==> run a: inputs <==
## top
module top(input clk, rst, ball_speed, serve_type, angle, bat_size, restart, start, en_color, auto, hard_mode, input[3:0] mode, max_score, input[8:0] adc, output sel, size, output sound, output [9:0] RED, GRN, BLU, output HSYNC, VSYNC, px_clk, blank);
==> flow/config.mk <==
export PLATFORM = sky130hd
export DESIGN_NAME = top
export DESIGN_NICKNAME = top
export VERILOG_FILES = /design/flow/design.v
export SDC_FILE = /design/flow/constraint.sdc
export NUM_CORES = 4
export LEC_CHECK = 0
export ABC_AREA = 1
export CAP_MARGIN = 20
export CORE_ASPECT_RATIO = 0.9
export CORE_MARGIN = 2
export CORE_UTILIZATION = 56
export CTS_CLUSTER_SIZE = 27
export GPL_TIMING_DRIVEN = 1
export HOLD_SLACK_MARGIN = -0.01
export MAX_ROUTING_LAYER = met4
export PLACE_DENSITY = 0.6
export SETUP_SLACK_MARGIN = 2.0
export SLEW_MARGIN = 35
export TNS_END_PERCENT = 25
==> flow/constraint.sdc <==
create_clock -name core_clock -period 7.07 [get_ports {clk}]
set_input_delay 1.4140 -clock core_clock [delete_from_list [all_inputs] [get_ports {clk}]]
set_output_delay 1.4140 -clock core_clock [all_outputs]
set_load 0.01 [all_outputs]
run.sh (not shown) runs the stock make flow with config.mk's settings and CLKGATE_MAP_FILE=.
==> run b: changes against run a <==
==> flow/config.mk (replaced) <==
export PLATFORM = sky130hd
export DESIGN_NAME = top
export DESIGN_NICKNAME = top
export VERILOG_FILES = /design/flow/design.v
export SDC_FILE = /design/flow/constraint.sdc
export NUM_CORES = 4
export LEC_CHECK = 0
export CAP_MARGIN = 20
export CORE_MARGIN = 2
export CORE_UTILIZATION = 72
export SETUP_SLACK_MARGIN = -0.36
export SLEW_MARGIN = 20
==> flow/constraint.sdc (replaced) <==
create_clock -name core_clock -period 4.8 [get_ports {clk}]
set_input_delay 0.9600 -clock core_clock [delete_from_list [all_inputs] [get_ports {clk}]]
set_output_delay 0.9600 -clock core_clock [all_outputs]
set_load 0.01 [all_outputs]
==> results <==
- Run b did not get past 5_1_grt (GRT-0232). Run a ran to the end with no violations.
- In run b the synthesized cell count is lower than in run a, by 7.1%.
- In run b the die area is smaller than in run a, by 15%.
- Of run a and run b, run b has the higher area after synthesis (gap 8.0%, measured against run b).

========
==> v14: inputs <==
top again, from the RTL that the note above started with.
// top
module top(input clk, rst, ball_speed, serve_type, angle, bat_size, restart, start, en_color, auto, hard_mode, input[3:0] mode, max_score, input[8:0] adc, output sel, size, output sound, output [9:0] RED, GRN, BLU, output HSYNC, VSYNC, px_clk, blank);
clock: 5.29 ns
lec_check: 0
abc_area: 0
cap_margin: 25
core_margin: 2
core_utilization: 69
setup_slack_margin: -0.34
slew_margin: 20
tns_end_percent: 100
==> inputs of v27, as changes to v14 <==
- CORE_UTILIZATION: 69 -> 61
- TNS_END_PERCENT: 100 -> 35
==> flow/constraint.sdc (replaced) <==
create_clock -name core_clock -period 5.56 [get_ports {clk}]
set_input_delay 1.1120 -clock core_clock [delete_from_list [all_inputs] [get_ports {clk}]]
set_output_delay 1.1120 -clock core_clock [all_outputs]
set_load 0.01 [all_outputs]
==> results.yml <==
# generated from flow reports
cells_and_area:
  mi_logic_area_um2: 43300
  clkbuf_count: 33
timing:
  setup-violations-final: 1
  setup_ws_ns: -0.404
status:
  run_status: "failed layout checks"
  violations: "setup timing"
routing:
  wl_met1_um: 71500
power_and_ir_drop:
  p_seq_share_pct: 34.1
global_routing:
  antenna_found_initial: 15
-- figures above: v14

==> results.yml <==
# generated from flow reports
status:
  run_status: "failed layout checks"
  violations: "setup timing"
cells_and_area:
  mi_logic_area_um2: 43100
  clkbuf_count: 34
logic_synthesis:
  ys.flop_type: "dfrtp_1"
timing:
  setup_ws_ns: -0.232
  setup-violations-final: 1
worst_setup_path:
  crit_end: "video_encoder.px_data_ff"
power_and_ir_drop:
  p_seq_share_pct: 34.3
routing:
  wl_met1_um: 77800
-- figures above: v27


========
==> inputs of 09-01 <==
top again, from the RTL that the note above started with.
clock: 7.07 ns
lec_check: 0
abc_area: 0
cap_margin: 20
cell_pad_in_sites_global_placement: 2
core_aspect_ratio: 0.9
core_margin: 2
core_utilization: 56
cts_cluster_size: 27
gpl_timing_driven: 1
hold_slack_margin: -0.01
max_routing_layer: met5
min_routing_layer: met2
place_density_lb_addon: 0.02
setup_slack_margin: 2.0
slew_margin: 35
tns_end_percent: 50
==> 04-18 (differences from 09-01) <==
==> flow/config.mk (replaced) <==
export PLATFORM = sky130hd
export DESIGN_NAME = top
export DESIGN_NICKNAME = top
export VERILOG_FILES = /design/flow/design.v
export SDC_FILE = /design/flow/constraint.sdc
export NUM_CORES = 4
export LEC_CHECK = 0
export CAP_MARGIN = 20
export CORE_MARGIN = 2
export CORE_UTILIZATION = 70
export CTS_CLUSTER_SIZE = 62
export HOLD_SLACK_MARGIN = 0.29
export SETUP_SLACK_MARGIN = -0.71
export SLEW_MARGIN = 20
==> flow/constraint.sdc (replaced) <==
create_clock -name core_clock -period 7.84 [get_ports {clk}]
set_input_delay 1.5680 -clock core_clock [delete_from_list [all_inputs] [get_ports {clk}]]
set_output_delay 1.5680 -clock core_clock [all_outputs]
set_load 0.01 [all_outputs]
==> 11-03 (differences from 09-01) <==
==> flow/config.mk (replaced) <==
export PLATFORM = sky130hd
export DESIGN_NAME = top
export DESIGN_NICKNAME = top
export VERILOG_FILES = /design/flow/design.v
export SDC_FILE = /design/flow/constraint.sdc
export NUM_CORES = 4
export LEC_CHECK = 0
export ABC_AREA = 1
export CAP_MARGIN = 20
export CELL_PAD_IN_SITES_DETAIL_PLACEMENT = 2
export CELL_PAD_IN_SITES_GLOBAL_PLACEMENT = 2
export CORE_MARGIN = 2
export CORE_UTILIZATION = 22
export CTS_CLUSTER_SIZE = 70
export GPL_TIMING_DRIVEN = 0
export MAX_ROUTING_LAYER = met5
export SLEW_MARGIN = 30
==> flow/constraint.sdc (replaced) <==
create_clock -name core_clock -period 13.3 [get_ports {clk}]
set_input_delay 2.6600 -clock core_clock [delete_from_list [all_inputs] [get_ports {clk}]]
set_output_delay 2.6600 -clock core_clock [all_outputs]
set_load 0.01 [all_outputs]
==> 01-14 (differences from 09-01) <==
==> flow/config.mk (replaced) <==
export PLATFORM = sky130hd
export DESIGN_NAME = top
export DESIGN_NICKNAME = top
export VERILOG_FILES = /design/flow/design.v
export SDC_FILE = /design/flow/constraint.sdc
export NUM_CORES = 4
export LEC_CHECK = 0
export ABC_AREA = 1
export CAP_MARGIN = 20
export CORE_MARGIN = 2
export CORE_UTILIZATION = 40
export PLACE_DENSITY = 0.6
export SLEW_MARGIN = 20
==> flow/constraint.sdc (replaced) <==
create_clock -name core_clock -period 8.61 [get_ports {clk}]
set_input_delay 1.7220 -clock core_clock [delete_from_list [all_inputs] [get_ports {clk}]]
set_output_delay 1.7220 -clock core_clock [all_outputs]
set_load 0.01 [all_outputs]
==> flow_summary.yaml <==
# flow metrics
run_status:
  status: "no timing/DRC/antenna violations"
synth:
  muxShareOfSynthArea_pct: 5.92
  synthXorXnorAreaFrac_pct: 5.40
  avgSynthCellArea_um2: 7.43
  synth.top_cell.area_share_pct: 21.1
  aoi_share_pct: 26.4
  topCellsByArea: "ha_1 21%, dfrtp_1 7.6%, o21ai_0 4.4%"
  synth_stat.cells: 6914
  yosysSeqAreaShare_pct: 9.98
  syn_area_um2: 51400
floorplanning:
  coreArea_um2: 72800
The numbers above come from 04-18.

==> flow_summary.yaml <==
# generated from flow reports
synth:
  avgSynthCellArea_um2: 7.43
  syn_area_um2: 51400
  muxShareOfSynthArea_pct: 5.92
  synth.top_cell.area_share_pct: 21.1
  synthXorXnorAreaFrac_pct: 5.40
  aoi_share_pct: 26.4
  synth_stat.cells: 6914
  yosysSeqAreaShare_pct: 9.98
  topCellsByArea: "ha_1 21%, dfrtp_1 7.6%, o21ai_0 4.4%"
run_status:
  lastStage: "3_1_place_gp_skip_io"
  status: "did not finish"
  tool.error: "[ERROR FLW-0024] Place density exceeds 1.0 (current PLACE_DENSITY_LB_ADDON =  0.02). Please check if the value of  PLACE_DENSITY_LB_ADDON is between 0 and 0.99."
floorplanning:
  coreArea_um2: 91000
The numbers above come from 09-01.

==> flow_summary.yaml <==
# flow metrics
global_routing:
  grt_overflow: 0
cts:
  path_clk_slew_ns: 0.08
  cts_setup_buffers: 0
synth:
  synth_stat.cells: 7446
  avgSynthCellArea_um2: 6.35
  syn_area_um2: 47300
  yosysSeqAreaShare_pct: 10.9
  muxShareOfSynthArea_pct: 0.138
  synthXorXnorAreaFrac_pct: 6.09
  topCellsByArea: "ha_1 23%, nand2_1 12%, inv_1 9.0%"
run_status:
  status: "no timing/DRC/antenna violations"
cells_and_area:
  inverters: 1218
  flop_area_um2: 5130
The numbers above come from 01-14.

==> flow_summary.yaml <==
# flow metrics
run_status:
  status: "no timing/DRC/antenna violations"
floorplanning:
  coreArea_um2: 214000
synth:
  synth_stat.cells: 7446
  avgSynthCellArea_um2: 6.35
  muxShareOfSynthArea_pct: 0.138
  aoi_share_pct: 20.5
  yosysSeqAreaShare_pct: 10.9
  synthXorXnorAreaFrac_pct: 6.09
  topCellsByArea: "ha_1 23%, nand2_1 12%, inv_1 9.0%"
  syn_area_um2: 47300
setup_path:
  startpoint: "vga_controller.hcount_ff[7]$_DFFE_PP0N_"
  r2r-end: "video_encoder.px_data_ff$_DFF_PP0_"
cells_and_area:
  final_core_util_pct: 24.7
route:
  viasPerCell: 5.00
flow_run:
  warnings: 444
power_and_ir_drop:
  p_seq_w: 0.000778
The numbers above come from 11-03.


========
==> raven <==
top again, from the RTL that the note above started with.
make LEC_CHECK=0 ABC_AREA=1 CAP_MARGIN=25 CORE_MARGIN=2 CORE_UTILIZATION=72 CTS_CLUSTER_DIAMETER=371 CTS_CLUSTER_SIZE=47 PLACE_DENSITY=0.35 SETUP_SLACK_MARGIN=0.74 SLEW_MARGIN=5 TNS_END_PERCENT=5 finish   # period 2.5 ns
==> umber: changes against raven <==
==> flow/config.mk (replaced) <==
export PLATFORM = sky130hd
export DESIGN_NAME = top
export DESIGN_NICKNAME = top
export VERILOG_FILES = /design/flow/design.v
export SDC_FILE = /design/flow/constraint.sdc
export NUM_CORES = 4
export LEC_CHECK = 0
export CAP_MARGIN = 20
export CORE_MARGIN = 2
export CORE_UTILIZATION = 65
export SETUP_SLACK_MARGIN = 1.3
export SLEW_MARGIN = 20
==> flow/constraint.sdc (replaced) <==
create_clock -name core_clock -period 5.18 [get_ports {clk}]
set_input_delay 1.0360 -clock core_clock [delete_from_list [all_inputs] [get_ports {clk}]]
set_output_delay 1.0360 -clock core_clock [all_outputs]
set_load 0.01 [all_outputs]
==> tundra: changes against raven <==
==> flow/config.mk (replaced) <==
export PLATFORM = sky130hd
export DESIGN_NAME = top
export DESIGN_NICKNAME = top
export VERILOG_FILES = /design/flow/design.v
export SDC_FILE = /design/flow/constraint.sdc
export NUM_CORES = 4
export LEC_CHECK = 0
export ABC_AREA = 1
export CAP_MARGIN = 30
export CORE_MARGIN = 2
export CORE_UTILIZATION = 72
export CTS_CLUSTER_SIZE = 71
export PLACE_DENSITY_LB_ADDON = 0.06
export SETUP_SLACK_MARGIN = 0.74
export SLEW_MARGIN = 10
export TNS_END_PERCENT = 35
==> results <==
umber finished with setup timing left. raven aborted during detailed placement on DPL-0033. tundra did not get past detailed placement (DPL-0033).
In synthesized cell count, raven and tundra do not differ.
Between umber and tundra, the lower synthesized area is in tundra (gap about 9%, measured against tundra).
Between raven and umber, the lower die size is in raven (gap 17%, measured against umber).
